// desiredDrive_reg
module desiredDrive_reg(
    input clk, rst_n,
    input [11:0] avg_torque,
    input [4:0] cadence,
    input not_pedaling,
    input [12:0] incline,
    input [2:0] scale,
    output logic [11:0] target_curr
);
logic [11:0] avg_torque_r;
logic [4:0] cadence_r;
logic not_pedaling_r;
logic [12:0] incline_r;
logic [2:0] scale_r;
logic [11:0] target_curr_nxt;
always_ff @(posedge clk, negedge rst_n) begin
    if (!rst_n) begin
        avg_torque_r <= 12'h000;
        cadence_r <= 5'h00;
        not_pedaling_r <= 1'b0;
        incline_r <= 13'h0000;
        scale_r <= 3'h0;
    end
    else begin
        avg_torque_r <= avg_torque;
        cadence_r <= cadence;
        not_pedaling_r <= not_pedaling;
        incline_r <= incline;
        scale_r <= scale;
    end
end
desiredDrive iDD(.avg_torque(avg_torque_r), .cadence(cadence_r), .not_pedaling(not_pedaling_r),
                 .incline(incline_r), .scale(scale_r), .target_curr(target_curr_nxt));
always_ff @(posedge clk, negedge rst_n) begin
    if (!rst_n)
        target_curr <= 12'h000;
    else
        target_curr <= target_curr_nxt;
end
endmodule
Size: about 1,300 cells after synthesis.
make LEC_CHECK=0 CAP_MARGIN=20 CORE_MARGIN=2 CORE_UTILIZATION=72 CTS_CLUSTER_DIAMETER=201 CTS_CLUSTER_SIZE=89 PLACE_DENSITY=0.36 SLEW_MARGIN=20 finish   # period 11.4 ns
run.sh (not shown) runs the stock make flow with config.mk's settings and CLKGATE_MAP_FILE=.
The starting point finished but failed the layout checks on negative setup slack.
Next try:
ABC_AREA = 1   (was not set)
CTS_CLUSTER_DIAMETER = not set   (was 201)
CTS_CLUSTER_SIZE = not set   (was 89)
PLACE_DENSITY = not set   (was 0.36)
SETUP_SLACK_MARGIN = 0.52   (was not set)
clock period = 5.99 ns   (was 11.4 ns; I/O delays follow)
Now the flow failed in clock tree synthesis (4_1_cts), error DPL-0038.
Die size is higher by 1.2%.
Synthesized cell count increases by 14%.
Area after synthesis goes up by 1.2%.
Next try:
ABC_AREA = not set   (was 1)
PLACE_DENSITY_LB_ADDON = 0.2   (was not set)
SETUP_SLACK_MARGIN = not set   (was 0.52)
clock period = 11.4 ns   (was 5.99 ns; I/O delays follow)
Effect: With this change the flow reached the layout checks and failed them: negative setup slack; area after synthesis shrinks slightly; synthesized cell count shrinks by roughly a tenth; die size shrinks slightly.
Next try:
CTS_CLUSTER_SIZE = 100   (was not set)
PLACE_DENSITY_LB_ADDON = not set   (was 0.2)
TNS_END_PERCENT = 10   (was not set)
clock period = 9.84 ns   (was 11.4 ns; I/O delays follow)
=> The new run ended with an error in global routing (5_1_grt), error GRT-0232; die area does not change; synthesized cell count stays the same; synthesized area is unchanged.

========
desiredDrive_reg again, from the RTL that the note above started with.
Settings: LEC_CHECK=0, ABC_AREA=1, CAP_MARGIN=20, CORE_MARGIN=2, CORE_UTILIZATION=72, CTS_CLUSTER_SIZE=99, PLACE_DENSITY=0.36, SETUP_SLACK_MARGIN=0.52, SLEW_MARGIN=20, TNS_END_PERCENT=5; clock period 5.99 ns.
The first run never finished: it broke off in 4_1_cts (DPL-0038).
Next try:
ABC_AREA = unset   (was 1)
CORE_UTILIZATION = 64   (was 72)
CTS_CLUSTER_SIZE = unset   (was 99)
PLACE_DENSITY = unset   (was 0.36)
SETUP_SLACK_MARGIN = unset   (was 0.52)
TNS_END_PERCENT = unset   (was 5)
clock period = 9.84 ns   (was 5.99 ns; I/O delays follow)
=>
- Now the flow finished but failed the layout checks on setup timing
- synthesized cell count fell by roughly a tenth
- die area rose by roughly a tenth
- area after synthesis fell slightly
Next try:
CORE_UTILIZATION = 40   (was 64)
clock period = 13.0 ns   (was 9.84 ns; I/O delays follow)
Effect: With this change the flow passed the timing, design-rule and antenna checks. Non-clock buffer count went down by 294. Count of clock-buffer cells in the layout does not change. Routed wire length falls by a quarter to a third. Utilization drops by 43 points. First-iteration DRC count came out lower by well over a third. Area after synthesis does not change. Cell count goes down by a little under a tenth.
Next try:
CORE_ASPECT_RATIO = 1.19   (was unset)
CORE_UTILIZATION = 54   (was 40)
HOLD_SLACK_MARGIN = 0.06   (was unset)
Synthesized area stays the same. Routed wire length went down by 0.63%. Cell area drops by 0.64%. Clock-buffer cell count stays the same.

========
desiredDrive_reg again, from the RTL that the note above started with.
==> flow/config.mk <==
export PLATFORM = sky130hd
export DESIGN_NAME = desiredDrive_reg
export DESIGN_NICKNAME = desiredDrive_reg
export VERILOG_FILES = /design/flow/design.v
export SDC_FILE = /design/flow/constraint.sdc
export NUM_CORES = 4
export LEC_CHECK = 0
export ABC_AREA = 0
export CAP_MARGIN = 25
export CORE_ASPECT_RATIO = 1.98
export CORE_MARGIN = 8
export CORE_UTILIZATION = 32
export GPL_ROUTABILITY_DRIVEN = 0
export GPL_TIMING_DRIVEN = 1
export MAX_ROUTING_LAYER = met5
export SETUP_SLACK_MARGIN = -0.09
export SLEW_MARGIN = 5
export TNS_END_PERCENT = 90
==> flow/constraint.sdc <==
create_clock -name core_clock -period 14.5 [get_ports {clk}]
set_input_delay 2.9000 -clock core_clock [delete_from_list [all_inputs] [get_ports {clk}]]
set_output_delay 2.9000 -clock core_clock [all_outputs]
set_load 0.01 [all_outputs]
The first run passed the timing, design-rule and antenna checks.
Then changed:
- ABC_AREA: 0 -> not set
- CAP_MARGIN: 25 -> 0
- CORE_ASPECT_RATIO: 1.98 -> not set
- CORE_MARGIN: 8 -> 2
- CORE_UTILIZATION: 32 -> 72
- GPL_ROUTABILITY_DRIVEN: 0 -> not set
- GPL_TIMING_DRIVEN: 1 -> not set
- MAX_ROUTING_LAYER: met5 -> not set
- SETUP_SLACK_MARGIN: -0.09 -> not set
- SLEW_MARGIN: 5 -> 20
- TNS_END_PERCENT: 90 -> not set
- clock period: 14.5 -> 11.2 ns (I/O delays scaled with it)
Result: Now the flow finished but failed the layout checks on negative setup slack. Wire length came out higher by 20%. Worst hold slack improves by 0.068 ns. Sequential share of layout area goes down by 1.0 points.
Then changed:
- CAP_MARGIN: 0 -> 40
- PLACE_DENSITY: not set -> 0.38
After rerunning: The changed run finished but failed the layout checks on negative setup slack; via count rose by 18%; sequential cell count does not change; non-clock buffer count increases by 38; die area does not change; wire length rises by 46%; global-route usage rose by 4.8 points; clock-buffer cell count stays the same; final area rises by 4.1%; worst setup slack got worse by 1.4 ns; cell count rose by 2.4%.
Then changed:
- CAP_MARGIN: 40 -> 0
- CORE_ASPECT_RATIO: not set -> 0.52
- PLACE_DENSITY: 0.38 -> not set
- PLACE_DENSITY_LB_ADDON: not set -> 0.0
What happened:
- This time the run failed in global routing (GRT-0232)
- die area is higher slightly
- synthesized area stays the same
- synthesized cell count stays the same
Then changed:
- CAP_MARGIN: 0 -> 20
- CORE_ASPECT_RATIO: 0.52 -> not set
- CORE_UTILIZATION: 72 -> 65
- PLACE_DENSITY_LB_ADDON: 0.0 -> not set
- clock period: 11.2 -> 16.3 ns (I/O delays scaled with it)
Outcome: With this change the flow went through all stages and came out clean; area after synthesis is unchanged; die size climbs by 10%; synthesized cell count does not change.

========
== v44 ==
The RTL this note starts from:
==> flow/design.v <==
module incline_sat(
    input [12:0] incline,
    output [9:0] incline_sat
);
assign incline_sat = (~incline[12] && |incline[12:9]) ? 10'h1FF : 
                    (incline[12] && ~(&incline[12:9])) ? 10'h200 : incline[9:0];
endmodule
module desiredDrive(
    input [11:0] avg_torque,
    input [4:0] cadence,
    input not_pedaling,
    input [12:0] incline,
    input [2:0] scale,
    output [11:0] target_curr
);
localparam TORQUE_MIN = 12'h380;
localparam TOO_SMALL = 5'h05;
logic [9:0] inc_sat;
incline_sat i1( .incline(incline), .incline_sat(inc_sat));
logic [10:0] incline_factor;
assign incline_factor = {inc_sat[9], inc_sat[9:0]} + 11'd256;
logic [8:0] incline_factor_limit;
assign incline_factor_limit = (incline_factor[10] == 1'b1) ? 9'h000 : (incline_factor[9]) ? 9'h1FF : incline_factor[8:0];
logic [5:0] cadence_factor;
assign cadence_factor = (|cadence[4:1]) ? ({1'b0, cadence} + 6'd32) : 6'h00;
logic [12:0]torque_off;
assign torque_off = {1'b0, avg_torque} - {1'b0, TORQUE_MIN};
logic [12:0] torque_pos;
assign torque_pos = (torque_off[12] == 1'b1) ? 12'h000 : torque_off[11:0];
logic [30:0]assist_prod;
assign assist_prod = not_pedaling ? 30'h00000000 : (torque_pos * incline_factor_limit * cadence_factor * scale);
assign target_curr = (|assist_prod[29:27]) ? 12'hFFF : assist_prod[26:15];
endmodule
module desiredDrive_reg(
    input clk, rst_n,
    input [11:0] avg_torque,
    input [4:0] cadence,
    input not_pedaling,
    input [12:0] incline,
    input [2:0] scale,
    output logic [11:0] target_curr
);
logic [11:0] avg_torque_r;
logic [4:0] cadence_r;
logic not_pedaling_r;
logic [12:0] incline_r;
logic [2:0] scale_r;
logic [11:0] target_curr_nxt;
always_ff @(posedge clk, negedge rst_n) begin
    if (!rst_n) begin
        avg_torque_r <= 12'h000;
        cadence_r <= 5'h00;
        not_pedaling_r <= 1'b0;
        incline_r <= 13'h0000;
        scale_r <= 3'h0;
    end
    else begin
        avg_torque_r <= avg_torque;
        cadence_r <= cadence;
        not_pedaling_r <= not_pedaling;
        incline_r <= incline;
        scale_r <= scale;
    end
end
desiredDrive iDD(.avg_torque(avg_torque_r), .cadence(cadence_r), .not_pedaling(not_pedaling_r),
                 .incline(incline_r), .scale(scale_r), .target_curr(target_curr_nxt));
always_ff @(posedge clk, negedge rst_n) begin
    if (!rst_n)
        target_curr <= 12'h000;
    else
        target_curr <= target_curr_nxt;
end
endmodule
Settings: LEC_CHECK=0, CAP_MARGIN=20, CORE_ASPECT_RATIO=1.09, CORE_MARGIN=10, CORE_UTILIZATION=39, CTS_CLUSTER_DIAMETER=147, CTS_CLUSTER_SIZE=65, HOLD_SLACK_MARGIN=0.15, MAX_ROUTING_LAYER=met4, SETUP_SLACK_MARGIN=0.85, SLEW_MARGIN=40; clock period 13.0 ns.
v44 finished end to end and its layout was clean on timing, DRC and antenna.
Modified inputs, v8 compared to v44
# v44
export LEC_CHECK = 0
export CAP_MARGIN = 20
export CORE_ASPECT_RATIO = 1.09
export CORE_MARGIN = 10
export CORE_UTILIZATION = 39
export CTS_CLUSTER_DIAMETER = 147
export CTS_CLUSTER_SIZE = 65
export HOLD_SLACK_MARGIN = 0.15
export MAX_ROUTING_LAYER = met4
export SETUP_SLACK_MARGIN = 0.85
export SLEW_MARGIN = 40
create_clock -name core_clock -period 13.0 [get_ports {clk}]
# v8
export LEC_CHECK = 0
export ABC_AREA = 1
export CAP_MARGIN = 10
export CELL_PAD_IN_SITES_GLOBAL_PLACEMENT = 3
export CORE_ASPECT_RATIO = 1.76
export CORE_MARGIN = 2
export CORE_UTILIZATION = 40
export CTS_CLUSTER_DIAMETER = 31
export GPL_ROUTABILITY_DRIVEN = 1
export HOLD_SLACK_MARGIN = 0.19
export PLACE_DENSITY = 0.4
export SETUP_SLACK_MARGIN = -1.13
export SLEW_MARGIN = 35
export TNS_END_PERCENT = 35
create_clock -name core_clock -period 13.0 [get_ports {clk}]
--- outcome ---
In v8 the implementation ran to completion but is not tape-out ready, as the final checks report setup timing. Summary of v8 over v44: met3 global-route usage fell by 0.40 points; post-layout instance area shows a reduction of 1.9%.
--- input diff v8..v12 ---
# v8
export LEC_CHECK = 0
export ABC_AREA = 1
export CAP_MARGIN = 10
export CELL_PAD_IN_SITES_GLOBAL_PLACEMENT = 3
export CORE_ASPECT_RATIO = 1.76
export CORE_MARGIN = 2
export CORE_UTILIZATION = 40
export CTS_CLUSTER_DIAMETER = 31
export GPL_ROUTABILITY_DRIVEN = 1
export HOLD_SLACK_MARGIN = 0.19
export PLACE_DENSITY = 0.4
export SETUP_SLACK_MARGIN = -1.13
export SLEW_MARGIN = 35
export TNS_END_PERCENT = 35
create_clock -name core_clock -period 13.0 [get_ports {clk}]
# v12
export LEC_CHECK = 0
export CAP_MARGIN = 20
export CORE_ASPECT_RATIO = 1.75
export CORE_MARGIN = 2
export CORE_UTILIZATION = 40
export MAX_ROUTING_LAYER = met4
export SLEW_MARGIN = 20
create_clock -name core_clock -period 13.0 [get_ports {clk}]
==> comparison <==
Ran to the end and failed final checks on setup timing: v8. v12 | status: complete | timing, DRC, antenna: pass. | worst setup slack | lower: v8 |. The run showing the smaller global-route met3 utilization is v8. Flip-flop count: v12 vs v8, no meaningful difference. v12 vs. v8: via count has decreased, total wire length fell about 22%.
Input-level comparison between v23 and v12:
# v12
export LEC_CHECK = 0
export CAP_MARGIN = 20
export CORE_ASPECT_RATIO = 1.75
export CORE_MARGIN = 2
export CORE_UTILIZATION = 40
export MAX_ROUTING_LAYER = met4
export SLEW_MARGIN = 20
create_clock -name core_clock -period 13.0 [get_ports {clk}]
# v23
export LEC_CHECK = 0
export CAP_MARGIN = 20
export CORE_MARGIN = 2
export CORE_UTILIZATION = 40
export HOLD_SLACK_MARGIN = 0.19
export SLEW_MARGIN = 20
export TNS_END_PERCENT = 10
create_clock -name core_clock -period 13.0 [get_ports {clk}]
Results
v23 was carried through to the last stage, and its layout satisfied the timing, design-rule and antenna checks.
Final hold slack, v12 and v23, higher one = v12.
Length of routed wiring on met1 went up by more than 10% going from v12 to v23.
v23: depth of the most critical reg-to-reg path 3.9% below v12
[compare] base=v12 new=v23: total of plain and repair buffers excluding clock buffers went down by 6.0%; instance area after placement was more or less identical; buffering overhead went down by 0.25 points; final standard cell area without fillers went down by 49 sq um.
Summary: with v12 as the reference, count of standard-cell rows in v23 moved down by more than a quarter.
### v23 -> v2
# v23
export LEC_CHECK = 0
export CAP_MARGIN = 20
export CORE_MARGIN = 2
export CORE_UTILIZATION = 40
export HOLD_SLACK_MARGIN = 0.19
export SLEW_MARGIN = 20
export TNS_END_PERCENT = 10
create_clock -name core_clock -period 13.0 [get_ports {clk}]
# v2
export LEC_CHECK = 0
export CAP_MARGIN = 20
export CORE_ASPECT_RATIO = 1.75
export CORE_MARGIN = 10
export CORE_UTILIZATION = 49
export CTS_CLUSTER_SIZE = 65
export HOLD_SLACK_MARGIN = 0.15
export MAX_ROUTING_LAYER = met4
export SLEW_MARGIN = 40
create_clock -name core_clock -period 13.0 [get_ports {clk}]
### Flow results
Compared with v23, detailed-routed wire length on met3 in v2 decreased by more than half. Critical path depth on v2 is up relative to v23. No stage failed in v2, and the final checks on the layout all came back clean. The total number of placement rows of v2 exceeds that of v23 by about 20%.
Input changes introduced in v37 (baseline for comparison: v2):
# v2
export LEC_CHECK = 0
export CAP_MARGIN = 20
export CORE_ASPECT_RATIO = 1.75
export CORE_MARGIN = 10
export CORE_UTILIZATION = 49
export CTS_CLUSTER_SIZE = 65
export HOLD_SLACK_MARGIN = 0.15
export MAX_ROUTING_LAYER = met4
export SLEW_MARGIN = 40
create_clock -name core_clock -period 13.0 [get_ports {clk}]
# v37
export LEC_CHECK = 0
export CAP_MARGIN = 20
export CORE_ASPECT_RATIO = 1.18
export CORE_MARGIN = 2
export CORE_UTILIZATION = 31
export SETUP_SLACK_MARGIN = -1.0
export SLEW_MARGIN = 20
create_clock -name core_clock -period 13.0 [get_ports {clk}]
Notes after the runs:
v37 ended up with sky130_fd_sc_hd__nor2_1 as its cell with the biggest individual delay on the critical path; v2 ended up with sky130_fd_sc_hd__fa_1. Comparing v37 and v2, the higher clock slew at the register clock pins of the worst setup and hold paths was measured on v37. Per the comparison of v37 with v2, share of the final layout cell area in multi-input gates shows a reduction of 0.76 points; routed wire length shrank by about 6%; final weighted congestion in routability-driven placement -about 4.4%; timing-limited maximum frequency fell 3.3%. Compared with v2, v37 shows setup slack after layout lower by 0.41 ns.

========
// desiredDrive_reg: RTL as listed in full above, without the edits since
export LEC_CHECK = 0
export ABC_AREA = 1
export CAP_MARGIN = 20
export CORE_MARGIN = 2
export CORE_UTILIZATION = 66
export SLEW_MARGIN = 20
create_clock -name core_clock -period 6.43 [get_ports {clk}]
The starting point aborted during global routing, error GRT-0232.
Change:
ABC_AREA = unset   (was 1)
CORE_UTILIZATION = 40   (was 66)
clock period = 12.3 ns   (was 6.43 ns; I/O delays follow)
After rerunning:
- Now the flow went through all stages and came out clean
- die area grows by 61%
- area after synthesis fell by 1.2%
- synthesized cell count came out lower by 13%
Change:
CTS_CLUSTER_DIAMETER = 333   (was unset)
CTS_CLUSTER_SIZE = 100   (was unset)
TNS_END_PERCENT = 10   (was unset)
clock period = 13.0 ns   (was 12.3 ns; I/O delays follow)
Worst setup slack gains 0.34 ns.
Clock skew climbs by 0.0066 ns.
Non-clock buffer count drops by 23.
Cell count drops by 1.3%.
Hold slack loses 0.016 ns.
Die size is unchanged.
Routed wire length drops by 1.1%.
Synthesized area is unchanged.
Final area drops by 2.9%.
